==> wip/indigo: inputs <==
==> flow/design.v <==
module incline_sat(
    input [12:0] incline,
    output [9:0] incline_sat
);
assign incline_sat = (~incline[12] && |incline[12:9]) ? 10'h1FF : 
                    (incline[12] && ~(&incline[12:9])) ? 10'h200 : incline[9:0];
endmodule
module desiredDrive(
    input [11:0] avg_torque,
    input [4:0] cadence,
    input not_pedaling,
    input [12:0] incline,
    input [2:0] scale,
    output [11:0] target_curr
);
localparam TORQUE_MIN = 12'h380;
localparam TOO_SMALL = 5'h05;
logic [9:0] inc_sat;
incline_sat i1( .incline(incline), .incline_sat(inc_sat));
logic [10:0] incline_factor;
assign incline_factor = {inc_sat[9], inc_sat[9:0]} + 11'd256;
logic [8:0] incline_factor_limit;
assign incline_factor_limit = (incline_factor[10] == 1'b1) ? 9'h000 : (incline_factor[9]) ? 9'h1FF : incline_factor[8:0];
logic [5:0] cadence_factor;
assign cadence_factor = (|cadence[4:1]) ? ({1'b0, cadence} + 6'd32) : 6'h00;
logic [12:0]torque_off;
assign torque_off = {1'b0, avg_torque} - {1'b0, TORQUE_MIN};
logic [12:0] torque_pos;
assign torque_pos = (torque_off[12] == 1'b1) ? 12'h000 : torque_off[11:0];
logic [30:0]assist_prod;
assign assist_prod = not_pedaling ? 30'h00000000 : (torque_pos * incline_factor_limit * cadence_factor * scale);
assign target_curr = (|assist_prod[29:27]) ? 12'hFFF : assist_prod[26:15];
endmodule
module desiredDrive_reg(
    input clk, rst_n,
    input [11:0] avg_torque,
    input [4:0] cadence,
    input not_pedaling,
    input [12:0] incline,
    input [2:0] scale,
    output logic [11:0] target_curr
);
logic [11:0] avg_torque_r;
logic [4:0] cadence_r;
logic not_pedaling_r;
logic [12:0] incline_r;
logic [2:0] scale_r;
logic [11:0] target_curr_nxt;
always_ff @(posedge clk, negedge rst_n) begin
    if (!rst_n) begin
        avg_torque_r <= 12'h000;
        cadence_r <= 5'h00;
        not_pedaling_r <= 1'b0;
        incline_r <= 13'h0000;
        scale_r <= 3'h0;
    end
    else begin
        avg_torque_r <= avg_torque;
        cadence_r <= cadence;
        not_pedaling_r <= not_pedaling;
        incline_r <= incline;
        scale_r <= scale;
    end
end
desiredDrive iDD(.avg_torque(avg_torque_r), .cadence(cadence_r), .not_pedaling(not_pedaling_r),
                 .incline(incline_r), .scale(scale_r), .target_curr(target_curr_nxt));
always_ff @(posedge clk, negedge rst_n) begin
    if (!rst_n)
        target_curr <= 12'h000;
    else
        target_curr <= target_curr_nxt;
end
endmodule
==> flow/run.sh <==
#!/bin/bash
# the make line also repeats each setting of config.mk as NAME=value (left out here)
make -C /OpenROAD-flow-scripts/flow DESIGN_CONFIG=/design/flow/config.mk WORK_HOME=/design/flow/orfs CLKGATE_MAP_FILE= finish
==> flow/config.mk <==
export PLATFORM = sky130hd
export DESIGN_NAME = desiredDrive_reg
export DESIGN_NICKNAME = desiredDrive_reg
export VERILOG_FILES = /design/flow/design.v
export SDC_FILE = /design/flow/constraint.sdc
export NUM_CORES = 4
export LEC_CHECK = 0
export ABC_AREA = 0
export CAP_MARGIN = 35
export CELL_PAD_IN_SITES_DETAIL_PLACEMENT = 2
export CORE_MARGIN = 8
export CORE_UTILIZATION = 23
export CTS_CLUSTER_DIAMETER = 198
export CTS_CLUSTER_SIZE = 43
export GPL_ROUTABILITY_DRIVEN = 0
export GPL_TIMING_DRIVEN = 0
export MAX_ROUTING_LAYER = met4
export PLACE_DENSITY = 0.9
export SETUP_SLACK_MARGIN = 2.67
export SLEW_MARGIN = 35
export TNS_END_PERCENT = 90
==> flow/constraint.sdc <==
create_clock -name core_clock -period 14.5 [get_ports {clk}]
set_input_delay 2.9000 -clock core_clock [delete_from_list [all_inputs] [get_ports {clk}]]
set_output_delay 2.9000 -clock core_clock [all_outputs]
set_load 0.01 [all_outputs]
==> wip/zinc (differences from wip/indigo) <==
Settings changed: ABC_AREA 0 to unset, CAP_MARGIN 35 to 0, CELL_PAD_IN_SITES_DETAIL_PLACEMENT 2 to unset, CORE_MARGIN 8 to 2, CORE_UTILIZATION 23 to 72, CTS_CLUSTER_DIAMETER 198 to unset, CTS_CLUSTER_SIZE 43 to unset, GPL_ROUTABILITY_DRIVEN 0 to unset, GPL_TIMING_DRIVEN 0 to unset, MAX_ROUTING_LAYER met4 to unset, PLACE_DENSITY 0.9 to 0.38, SETUP_SLACK_MARGIN 2.67 to unset, SLEW_MARGIN 35 to 20, TNS_END_PERCENT 90 to unset.
==> flow/constraint.sdc (replaced) <==
create_clock -name core_clock -period 11.2 [get_ports {clk}]
set_input_delay 2.2400 -clock core_clock [delete_from_list [all_inputs] [get_ports {clk}]]
set_output_delay 2.2400 -clock core_clock [all_outputs]
set_load 0.01 [all_outputs]
==> wip/pepper (differences from wip/indigo) <==
Settings changed: CAP_MARGIN 35 to 25, CELL_PAD_IN_SITES_DETAIL_PLACEMENT 2 to unset, CORE_ASPECT_RATIO set to 1.67, CORE_MARGIN 8 to 2, CORE_UTILIZATION 23 to 32, CTS_CLUSTER_DIAMETER 198 to unset, CTS_CLUSTER_SIZE 43 to unset, GPL_TIMING_DRIVEN 0 to 1, MAX_ROUTING_LAYER met4 to met5, PLACE_DENSITY 0.9 to unset, SETUP_SLACK_MARGIN 2.67 to -1.43, SLEW_MARGIN 35 to 5.
==> comparison <==
wip/indigo ran to the end with no violations. wip/pepper completed without violations. wip/zinc completed, yet does not pass: negative setup slack. The highest worst hold slack belongs to wip/zinc, the lowest to wip/pepper. The highest final area belongs to wip/indigo, the lowest to wip/pepper. The highest sequential share of layout area belongs to wip/pepper, the lowest to wip/indigo. The lowest setup slack belongs to wip/zinc, the highest to wip/pepper. Routed wire length, highest first: wip/indigo, wip/zinc, wip/pepper. Cell count, highest first: wip/indigo, wip/pepper, wip/zinc. The lowest global-route usage belongs to wip/pepper, the highest to wip/zinc. The lowest die area belongs to wip/zinc, the highest to wip/indigo. The lowest register-to-register slack belongs to wip/zinc, the highest to wip/pepper.
==> figures <==
                                                       wip/indigo  wip/pepper                  wip/zinc
Total Neg Setup Slack                                        0 ps        0 ps                  -6370 ps
Tcrit/Tclk final                                            98.4%       91.4%                      105%
Number of cells on the critical path                           44          46                        51
Met2 track demand over resource in global routing           44.7%       26.7%                     65.0%
Warning total across the stage logs                            31          29                        32
Pin count of the biggest net entering global routing           31          47                        47
Worst slack at placement                                  53.4 ps     1260 ps                   -426 ps
Least-Margin Pin Slew                                      921 ps      914 ps                   1020 ps
Total routed wirelength                                   85.3 mm     25.0 mm                   33.2 mm
Vertical die dimension                                     236 um      245 um                    128 um
Area post-placement                                    0.0124 mm2  0.0120 mm2                0.0126 mm2
Clock Skew                                                20.8 ps     13.3 ps                   8.59 ps
First-pass DRT Iterations                                       7           5                         5
Final setup viols                                               0           0                        12
Average wire per cell in the routed design                41.1 um     13.9 um                   19.7 um
Minimum period implied by the final worst setup slack    14260 ps    13250 ps                  11750 ps
Arrival time reported for the critical path endpoint     14480 ps    13400 ps                  11920 ps
Result of the run                        timing/DRC/antenna clean  timing/DRC/antenna clean  finished with violations
Layout check failures                                           -           -      negative setup slack

==> 04-08: inputs <==
// desiredDrive_reg: RTL as listed in full above, without the edits since
Settings: LEC_CHECK=0, ABC_AREA=0, CAP_MARGIN=25, CORE_ASPECT_RATIO=1.67, CORE_MARGIN=8, CORE_UTILIZATION=59, GPL_ROUTABILITY_DRIVEN=0, GPL_TIMING_DRIVEN=1, MAX_ROUTING_LAYER=met5, SETUP_SLACK_MARGIN=-0.09, SLEW_MARGIN=5, TNS_END_PERCENT=90; clock period 14.5 ns.
run.sh (not shown) runs the stock make flow with config.mk's settings and CLKGATE_MAP_FILE=.
==> 11-01: changes against 04-08 <==
Settings changed: ABC_AREA 0 to 1, CAP_MARGIN 25 to 20, CORE_ASPECT_RATIO 1.67 to unset, CORE_MARGIN 8 to 2, CORE_UTILIZATION 59 to 72, GPL_ROUTABILITY_DRIVEN 0 to unset, GPL_TIMING_DRIVEN 1 to unset, MAX_ROUTING_LAYER met5 to unset, SETUP_SLACK_MARGIN -0.09 to -0.58, SLEW_MARGIN 5 to 20, TNS_END_PERCENT 90 to unset.
==> flow/constraint.sdc (replaced) <==
create_clock -name core_clock -period 5.99 [get_ports {clk}]
set_input_delay 1.1980 -clock core_clock [delete_from_list [all_inputs] [get_ports {clk}]]
set_output_delay 1.1980 -clock core_clock [all_outputs]
set_load 0.01 [all_outputs]
==> comparison <==
- 04-08 completed with no timing, DRC or antenna violations. 11-01 failed in clock tree synthesis on DPL-0033.
- Against 04-08, the synthesized area of 11-01 is larger by 1.2%.
- Against 04-08, the synthesized cell count of 11-01 is higher by about 14%.
- Of 04-08 and 11-01, 04-08 has the higher die area (gap about 40%, measured against 11-01).
==> figures <==
Sequential area share after synthesis: 04-08 0.104; 11-01 0.103
Mapped Area: 04-08 11100 sq um; 11-01 11200 sq um
Core Footprint: 04-08 18700 sq um; 11-01 15200 sq um
Status: 04-08 finished clean; 11-01 did not finish
Last stage reached: 04-08 -; 11-01 clock tree synthesis
Cell with the most instances after synthesis: 04-08 sky130_fd_sc_hd__inv_1; 11-01 sky130_fd_sc_hd__nand2_1
XOR-XNOR Cells, Area Fraction: 04-08 0.0355; 11-01 0.0257
Yosys stat chip area: 04-08 11100 sq um; 11-01 11200 sq um
Pre-CTS WS: 04-08 1350 ps; 11-01 -5540 ps
Floorplan core density: 04-08 0.593; 11-01 0.739
Nets in the synthesized netlist: 04-08 1643; 11-01 1833
Placement Rows: 04-08 65; 11-01 45
Multiplexer fraction of the synthesized cell area: 04-08 0.00553; 11-01 0
Synth cell types: 04-08 65; 11-01 42

==> trial 76: inputs <==
RTL: the design.v shown in full above, as it stands there.
Settings: LEC_CHECK=0, CAP_MARGIN=40, CORE_MARGIN=2, CORE_UTILIZATION=72, PLACE_DENSITY=0.38, SLEW_MARGIN=20; clock period 11.2 ns.
==> build 19: changes against trial 76 <==
--- a/flow/config.mk
+++ b/flow/config.mk
@@ -5,8 +5,9 @@
 export SDC_FILE = /design/flow/constraint.sdc
 export NUM_CORES = 4
 export LEC_CHECK = 0
-export CAP_MARGIN = 40
+export CAP_MARGIN = 20
+export CORE_ASPECT_RATIO = 1.19
 export CORE_MARGIN = 2
-export CORE_UTILIZATION = 72
-export PLACE_DENSITY = 0.38
+export CORE_UTILIZATION = 54
+export HOLD_SLACK_MARGIN = 0.06
 export SLEW_MARGIN = 20
==> flow/constraint.sdc (replaced) <==
create_clock -name core_clock -period 13.0 [get_ports {clk}]
set_input_delay 2.6000 -clock core_clock [delete_from_list [all_inputs] [get_ports {clk}]]
set_output_delay 2.6000 -clock core_clock [all_outputs]
set_load 0.01 [all_outputs]
==> results <==
Against build 19, the register-to-register slack of trial 76 is lower by 2.9 ns. Trial 76 completed, yet does not pass: negative setup slack. Build 19 completed without violations. In area after synthesis, trial 76 and build 19 do not differ. Between build 19 and trial 76, the lower non-clock buffer count is in build 19 (gap 170). Against trial 76, the cell count of build 19 is smaller by about 5.5%. Critical path depth: trial 76 is lower than build 19 (2). The first-iteration DRC count of trial 76 is 10 times that of build 19. Count of clock-buffer cells in the layout is the same in build 19 and trial 76. Between build 19 and trial 76, the lower sequential share of layout area is in trial 76 (gap 1.4 points).

==> harbor: inputs <==
Starts from the design.v that is shown in full above.
Settings: LEC_CHECK=0, CAP_MARGIN=20, CORE_MARGIN=2, CORE_UTILIZATION=64, SLEW_MARGIN=20; clock period 9.84 ns.
==> yarrow: changes against harbor <==
--- a/flow/config.mk
+++ b/flow/config.mk
@@ -7,5 +7,8 @@
 export LEC_CHECK = 0
 export CAP_MARGIN = 20
 export CORE_MARGIN = 2
-export CORE_UTILIZATION = 64
+export CORE_UTILIZATION = 40
+export CTS_CLUSTER_DIAMETER = 333
+export CTS_CLUSTER_SIZE = 100
 export SLEW_MARGIN = 20
+export TNS_END_PERCENT = 10
==> flow/constraint.sdc (replaced) <==
create_clock -name core_clock -period 13.0 [get_ports {clk}]
set_input_delay 2.6000 -clock core_clock [delete_from_list [all_inputs] [get_ports {clk}]]
set_output_delay 2.6000 -clock core_clock [all_outputs]
set_load 0.01 [all_outputs]
==> garnet: changes against harbor <==
--- a/flow/config.mk
+++ b/flow/config.mk
@@ -5,7 +5,8 @@
 export SDC_FILE = /design/flow/constraint.sdc
 export NUM_CORES = 4
 export LEC_CHECK = 0
+export ABC_AREA = 1
 export CAP_MARGIN = 20
 export CORE_MARGIN = 2
-export CORE_UTILIZATION = 64
+export CORE_UTILIZATION = 66
 export SLEW_MARGIN = 20
==> flow/constraint.sdc (replaced) <==
create_clock -name core_clock -period 6.43 [get_ports {clk}]
set_input_delay 1.2860 -clock core_clock [delete_from_list [all_inputs] [get_ports {clk}]]
set_output_delay 1.2860 -clock core_clock [all_outputs]
set_load 0.01 [all_outputs]
==> results <==
	yarrow	garnet	harbor
Critical-path cell with the highest stage delay	a21oi_1	-	fa_1
Final sequential cell count	46	-	46
Share of synthesized area occupied by flip-flops and latches	10.4%	10.3%	10.4%
Post-cts resize count	0	76	72
Tool warning count	29	-	34
Library cell appearing most often on the critical path	fa_1	-	fa_1
Number of max-cap violations	0	-	0
Dpl hpwl	20,400 um	29,000 um	24,200 um
CTS tree	built	-	built
Destination of the worst hold path	target_curr[4]$_DFF_PN0_	-	target_curr[10]$_DFF_PN0_
Clock period minus final worst setup slack	12.11 ns	-	11.53 ns
Worst reg-to-reg setup slack	0.89 ns	-	-1.69 ns
Fin nets	1,675	-	1,969
Worst Reg2Reg Path Length in Cells	49	-	53
Number of cells in Yosys stat	1,324	1,514	1,324
Setup TNS	0 ns	-	-20.08 ns
Result of the run	timing/DRC/antenna clean	stopped before the end	failed layout checks
Stage where the flow stopped	-	global routing (5_1_grt)	-
Layout check failures	-	-	negative setup slack
Post-Place Cells	1,719	2,047	1,808
Worst hold start	not_pedaling_r$_DFF_PN0_	-	not_pedaling_r$_DFF_PN0_
Fraction of the mapped netlist area in adder cells	43.7%	43.2%	43.7%

==> v12: inputs <==
// desiredDrive_reg: RTL as listed in full above, without the edits since
make LEC_CHECK=0 ABC_AREA=1 CAP_MARGIN=10 CELL_PAD_IN_SITES_GLOBAL_PLACEMENT=3 CORE_ASPECT_RATIO=1.76 CORE_MARGIN=2 CORE_UTILIZATION=40 CTS_CLUSTER_DIAMETER=214 CTS_CLUSTER_SIZE=12 GPL_ROUTABILITY_DRIVEN=1 HOLD_SLACK_MARGIN=0.19 PLACE_DENSITY=0.4 SETUP_SLACK_MARGIN=-1.13 SLEW_MARGIN=35 TNS_END_PERCENT=35 finish   # period 13.0 ns
==> v1: changes against v12 <==
ABC_AREA = not set   (was 1)
CAP_MARGIN = 20   (was 10)
CELL_PAD_IN_SITES_GLOBAL_PLACEMENT = not set   (was 3)
CORE_ASPECT_RATIO = 1.18   (was 1.76)
CORE_UTILIZATION = 31   (was 40)
CTS_CLUSTER_DIAMETER = not set   (was 214)
CTS_CLUSTER_SIZE = not set   (was 12)
GPL_ROUTABILITY_DRIVEN = not set   (was 1)
HOLD_SLACK_MARGIN = not set   (was 0.19)
PLACE_DENSITY = not set   (was 0.4)
SETUP_SLACK_MARGIN = -1.0   (was -1.13)
SLEW_MARGIN = 20   (was 35)
TNS_END_PERCENT = not set   (was 35)
==> v31: changes against v12 <==
ABC_AREA = not set   (was 1)
CAP_MARGIN = 0   (was 10)
CELL_PAD_IN_SITES_GLOBAL_PLACEMENT = not set   (was 3)
CORE_ASPECT_RATIO = not set   (was 1.76)
CORE_UTILIZATION = 68   (was 40)
CTS_CLUSTER_DIAMETER = not set   (was 214)
CTS_CLUSTER_SIZE = not set   (was 12)
GPL_ROUTABILITY_DRIVEN = not set   (was 1)
HOLD_SLACK_MARGIN = not set   (was 0.19)
PLACE_DENSITY = 0.39   (was 0.4)
SETUP_SLACK_MARGIN = not set   (was -1.13)
SLEW_MARGIN = 20   (was 35)
TNS_END_PERCENT = not set   (was 35)
==> flow/constraint.sdc (replaced) <==
create_clock -name core_clock -period 9.84 [get_ports {clk}]
set_input_delay 1.9680 -clock core_clock [delete_from_list [all_inputs] [get_ports {clk}]]
set_output_delay 1.9680 -clock core_clock [all_outputs]
set_load 0.01 [all_outputs]
==> qor summary <==
	v12	v1	v31
Run status	complete, but fails checks	complete, no violations	complete, but fails checks
Reasons for failing layout checks	negative setup slack	-	negative setup slack
CP peak stage delay	0.59 ns	0.55 ns	0.62 ns
Post-CTS Repair Setup Buffers	0	0	19
Number of vias after detailed routing	9,553	8,800	11.0k
Hold Crit Endpoint	target_curr[5]$_DFF_PN0_	target_curr[2]$_DFF_PN0_	target_curr[2]$_DFF_PN0_
Clk latency of the worst-skew pair	0.32 ns	0.32 ns	0.31 ns
Multi-input gates	1,120	991	991
Fillers	3,003	3,646	667
Achievable clock frequency	76.4 MHz	79.3 MHz	85.0 MHz
Non-Filler Cell Area, Final	12,300 um^2	12,200 um^2	14,500 um^2
Non-clock inverter instance count of the final layout	326	249	249
Critical R2R Capture	target_curr[0]$_DFF_PN0_	target_curr[5]$_DFF_PN0_	target_curr[6]$_DFF_PN0_
Routed wl met3	409 um	872 um	3.46 mm
Floorplan row count	81	75	46
Fraction of standard cell area in multi-input logic	0.711	0.723	0.657
Met3 routing resource usage after global routing	0.0153	0.0208	0.0780
Flop share of the area	0.0936	0.0940	0.0792
Setup slack of the worst register-to-register path	-0.09 ns	0.39 ns	-1.93 ns
